==> flow/design.v (excerpt) <==
module  cpu_pl (
  input clk,
  input rst,
  output [7:0] imem_addr,
  input [31:0] imem_data,
  output [7:0] mem_req_addr,
  output mem_req_rw,
  output mem_req_valid,
  output [127:0] mem_data_write,
  input [127:0] mem_data_read,
  input mem_ready,
  output [7:0] io_addr,
  output [31:0] io_dout,
  output io_we,
  input [31:0] io_din
);
==> flow/config.mk <==
export PLATFORM = sky130hd
export DESIGN_NAME = cpu_pl
export DESIGN_NICKNAME = cpu_pl
export VERILOG_FILES = /design/flow/design.v
export SDC_FILE = /design/flow/constraint.sdc
export NUM_CORES = 4
export LEC_CHECK = 0
export CAP_MARGIN = 20
export CORE_MARGIN = 2
export CORE_UTILIZATION = 70
export CTS_CLUSTER_SIZE = 36
export GPL_TIMING_DRIVEN = 1
export PLACE_DENSITY = 0.7
export SLEW_MARGIN = 20
==> flow/constraint.sdc <==
create_clock -name core_clock -period 6.56 [get_ports {clk}]
set_input_delay 1.3120 -clock core_clock [delete_from_list [all_inputs] [get_ports {clk}]]
set_output_delay 1.3120 -clock core_clock [all_outputs]
set_load 0.01 [all_outputs]
run.sh (not shown) runs the stock make flow with config.mk's settings and CLKGATE_MAP_FILE=.
The first run did not get past 5_1_grt (GRT-0116).
Then changed:
- CORE_UTILIZATION: 70 -> 40
- CTS_CLUSTER_SIZE: 36 -> default
- GPL_TIMING_DRIVEN: 1 -> default
- PLACE_DENSITY: 0.7 -> default
- clock period: 6.56 -> 9.1 ns (I/O delays scaled with it)
Result: This time the run produced a clean layout. Die size went up by 74%. Synthesized cell count is unchanged. Synthesized area stays the same.
Then changed:
- CORE_UTILIZATION: 40 -> 66
- CTS_CLUSTER_SIZE: default -> 55
- HOLD_SLACK_MARGIN: default -> 0.28
- SETUP_SLACK_MARGIN: default -> 1.34
- SLEW_MARGIN: 20 -> 0
- clock period: 9.1 -> 5.13 ns (I/O delays scaled with it)
What happened:
- With this change the flow finished but failed the layout checks on negative setup slack
- hold slack barely changes
- utilization climbs by 33 points
- design area climbs by 3.4%
Then changed:
- CORE_UTILIZATION: 66 -> 58
- CTS_CLUSTER_SIZE: 55 -> default
- GPL_TIMING_DRIVEN: default -> 1
- HOLD_SLACK_MARGIN: 0.28 -> default
- PLACE_DENSITY: default -> 0.7
- SETUP_SLACK_MARGIN: 1.34 -> default
- SLEW_MARGIN: 0 -> 20
- clock period: 5.13 -> 5.15 ns (I/O delays scaled with it)
- The changed run finished with negative setup slack left
- core utilization drops by 10 points
- combinational power drops by about 2%
- routed wire length drops by 4.5%
Then changed:
- CORE_UTILIZATION: 58 -> 72
- CTS_CLUSTER_DIAMETER: default -> 363
- CTS_CLUSTER_SIZE: default -> 98
- GPL_TIMING_DRIVEN: 1 -> default
- PLACE_DENSITY: 0.7 -> default
- SETUP_SLACK_MARGIN: default -> 1.24
- TNS_END_PERCENT: default -> 5
- clock period: 5.15 -> 5.35 ns (I/O delays scaled with it)
Effect:
- Now the flow never finished: it broke off in 5_1_grt
- die size is lower by about a fifth
- synthesized area does not change
- synthesized cell count does not change
Then changed:
- CORE_UTILIZATION: 72 -> 57
- CTS_CLUSTER_DIAMETER: 363 -> default
- CTS_CLUSTER_SIZE: 98 -> default
- SETUP_SLACK_MARGIN: 1.24 -> default
- TNS_END_PERCENT: 5 -> default
- clock period: 5.35 -> 5.13 ns (I/O delays scaled with it)
Result: The new run reached the layout checks and failed them: negative setup slack; synthesized area is unchanged; synthesized cell count is unchanged; die area goes up by 26%.

* * *

cpu_pl again, from the RTL that the note above started with.
clock: 7.97 ns
lec_check: 0
cap_margin: 20
core_margin: 2
core_utilization: 71
cts_cluster_diameter: 98
cts_cluster_size: 34
setup_slack_margin: 2.23
slew_margin: 20
The starting point ended with an error in global routing, error ODB-0269.
Then changed:
--- a/flow/config.mk
+++ b/flow/config.mk
@@ -9,6 +9,3 @@
 export CORE_MARGIN = 2
-export CORE_UTILIZATION = 71
-export CTS_CLUSTER_DIAMETER = 98
-export CTS_CLUSTER_SIZE = 34
-export SETUP_SLACK_MARGIN = 2.23
+export CORE_UTILIZATION = 40
 export SLEW_MARGIN = 20
==> flow/constraint.sdc (replaced) <==
create_clock -name core_clock -period 12.6 [get_ports {clk}]
set_input_delay 2.5200 -clock core_clock [delete_from_list [all_inputs] [get_ports {clk}]]
set_output_delay 2.5200 -clock core_clock [all_outputs]
set_load 0.01 [all_outputs]
Result: This time the run ran to the end with no violations. Die area rises by about 80%. Synthesized cell count is unchanged. Area after synthesis is unchanged.
Then changed:
--- a/flow/config.mk
+++ b/flow/config.mk
@@ -9,3 +9,6 @@
 export CORE_MARGIN = 2
-export CORE_UTILIZATION = 40
+export CORE_UTILIZATION = 71
+export GPL_TIMING_DRIVEN = 1
+export MAX_ROUTING_LAYER = met4
+export SETUP_SLACK_MARGIN = 0.37
 export SLEW_MARGIN = 20
==> flow/constraint.sdc (replaced) <==
create_clock -name core_clock -period 5.88 [get_ports {clk}]
set_input_delay 1.1760 -clock core_clock [delete_from_list [all_inputs] [get_ports {clk}]]
set_output_delay 1.1760 -clock core_clock [all_outputs]
set_load 0.01 [all_outputs]
Result: The changed run aborted during global routing; synthesized cell count does not change; die area decreases by about 43%; synthesized area does not change.

* * *

Setup of run 1:
cpu_pl again, from the RTL that the note above started with.
Settings: LEC_CHECK=0, CAP_MARGIN=20, CELL_PAD_IN_SITES_DETAIL_PLACEMENT=0, CORE_MARGIN=2, CORE_UTILIZATION=15, CTS_CLUSTER_DIAMETER=301, GPL_ROUTABILITY_DRIVEN=0, GPL_TIMING_DRIVEN=1, HOLD_SLACK_MARGIN=0.24, MAX_ROUTING_LAYER=met5, MIN_ROUTING_LAYER=met2, PLACE_DENSITY_LB_ADDON=0.02, SETUP_SLACK_MARGIN=2.72, SLEW_MARGIN=20, TNS_END_PERCENT=5; clock period 9.5 ns.
#### Input delta (run 2 over run 1)
- removing MIN_ROUTING_LAYER (formerly met2)
- removing PLACE_DENSITY_LB_ADDON (formerly 0.02)
- changing MAX_ROUTING_LAYER from met5 to met4
- changing CORE_UTILIZATION from 15 to 40
- removing CTS_CLUSTER_DIAMETER (formerly 301)
==> comparison <==
The highest routed metal layer comes out met4 in one run and met5 in the other, namely in run 2 and run 1 respectively.
Run 2 against run 1: sequential area share after synthesis level, pin count of the biggest net entering global routing shows a reduction of about 20%, count of placed standard cells in the final layout, fillers left out fell by 7439, remaining max-slew budget at the tightest pin higher.
Going from run 1 to run 2, wire length after detailed routing dropped 270 mm, placed cell area dropped about 8%, combinational gate area went down.
## Diff of input files: run 3 against run 2
- a change of CORE_UTILIZATION from 40 to 56
- a deleted HOLD_SLACK_MARGIN that had been 0.24
- a deleted TNS_END_PERCENT that had been 5
- a deleted GPL_ROUTABILITY_DRIVEN that had been 0
- a deleted SETUP_SLACK_MARGIN that had been 2.72
- a deleted CELL_PAD_IN_SITES_DETAIL_PLACEMENT that had been 0
- a deleted MAX_ROUTING_LAYER that had been met4
- a deleted GPL_TIMING_DRIVEN that had been 1
- a change of the clock period (ns, I/O delays scaled along) from 9.5 to 5.18
Findings:
Of the two values seen for critical path startpoint, MEM_WB.out[41] was produced by run 3 and io_din[4] by run 2. Run 3 vs run 2: internal cell power up in run 3. Run 2: full flow OK, the timing, design-rule and antenna checks passed. Run 3: all stages done; final checks FAILED (setup timing). Combinational power delta for run 3 relative to run 2: 110% higher. On detailed-route wire length: between run 3 and run 2, it ends up higher for run 3. Summary of run 3 over run 2: design area +4.2%, biggest fanout along the worst timing path +5, floorplan die height -about 15%, data required time at the worst endpoint -4.33 ns, number of antenna cells inserted -about 12%. Run 3 and run 2 ended up with nearly the same hold slack.
Modified inputs, run 4 compared to run 3
- CORE_UTILIZATION now 72, was 56
- CTS_CLUSTER_DIAMETER now 254, previously not set
- CTS_CLUSTER_SIZE now 34, previously not set
- the clock period (ns, I/O delays scaled along) now 6.66, was 5.18
Results
Higher placed instance area goes to run 3 over run 4. The flow ran to completion for all of run 4 and run 3 but run 4, which stopped partway. Ran to the end and failed final checks on setup timing: run 3. Run 4: it failed with a tool error in 5_1_grt, so there are no final results. Re area fraction in full adders, half adders and majority gates: no difference whatsoever between run 4 and run 3. From run 3 to run 4 the numbers moved as follows: worst-case setup slack after placement climbed 1.17 ns, starting density of the core increased by 16 points relative to the old numbers, die boundary height shrank by 55 microns, post-cts repair resize count went down, HPWL after detailed placement increased 16%. Run 4 vs run 3 — area of the die dropped by more than 10%.

* * *

cpu_pl again, from the RTL that the note above started with.
clock: 6.56 ns
lec_check: 0
abc_area: 0
cap_margin: 20
core_aspect_ratio: 1.34
core_margin: 3
core_utilization: 31
gpl_routability_driven: 1
gpl_timing_driven: 0
place_density_lb_addon: 0.1
setup_slack_margin: 0.81
slew_margin: 15
tns_end_percent: 35
The first run reached the layout checks and failed them: negative setup slack.
Next try:
Settings changed: ABC_AREA 0 to unset, CORE_ASPECT_RATIO 1.34 to unset, CORE_MARGIN 3 to 2, CORE_UTILIZATION 31 to 72, CTS_CLUSTER_DIAMETER set to 363, CTS_CLUSTER_SIZE set to 99, GPL_ROUTABILITY_DRIVEN 1 to unset, GPL_TIMING_DRIVEN 0 to unset, PLACE_DENSITY_LB_ADDON 0.1 to 0.02, SETUP_SLACK_MARGIN 0.81 to unset, SLEW_MARGIN 15 to 20, TNS_END_PERCENT 35 to 5.
Clock period 6.56 ns to 5.18 ns, I/O delays scaled along.
- The changed run died in global routing (5_1_grt) with GRT-0116
- synthesized cell count does not change
- die size fell by about 60%
- area after synthesis is unchanged
Next try:
Settings changed: CORE_UTILIZATION 72 to 40, CTS_CLUSTER_DIAMETER 363 to unset, CTS_CLUSTER_SIZE 99 to unset, GPL_TIMING_DRIVEN set to 0, HOLD_SLACK_MARGIN set to 0.24, PLACE_DENSITY_LB_ADDON 0.02 to unset.
Clock period 5.18 ns to 9.5 ns, I/O delays scaled along.
Effect: This time the run completed, yet does not pass: negative setup slack. Die size is higher by 79%. Synthesized cell count is unchanged. Synthesized area does not change.
Power figures rest on the tool's default switching activity, not on a simulated workload.
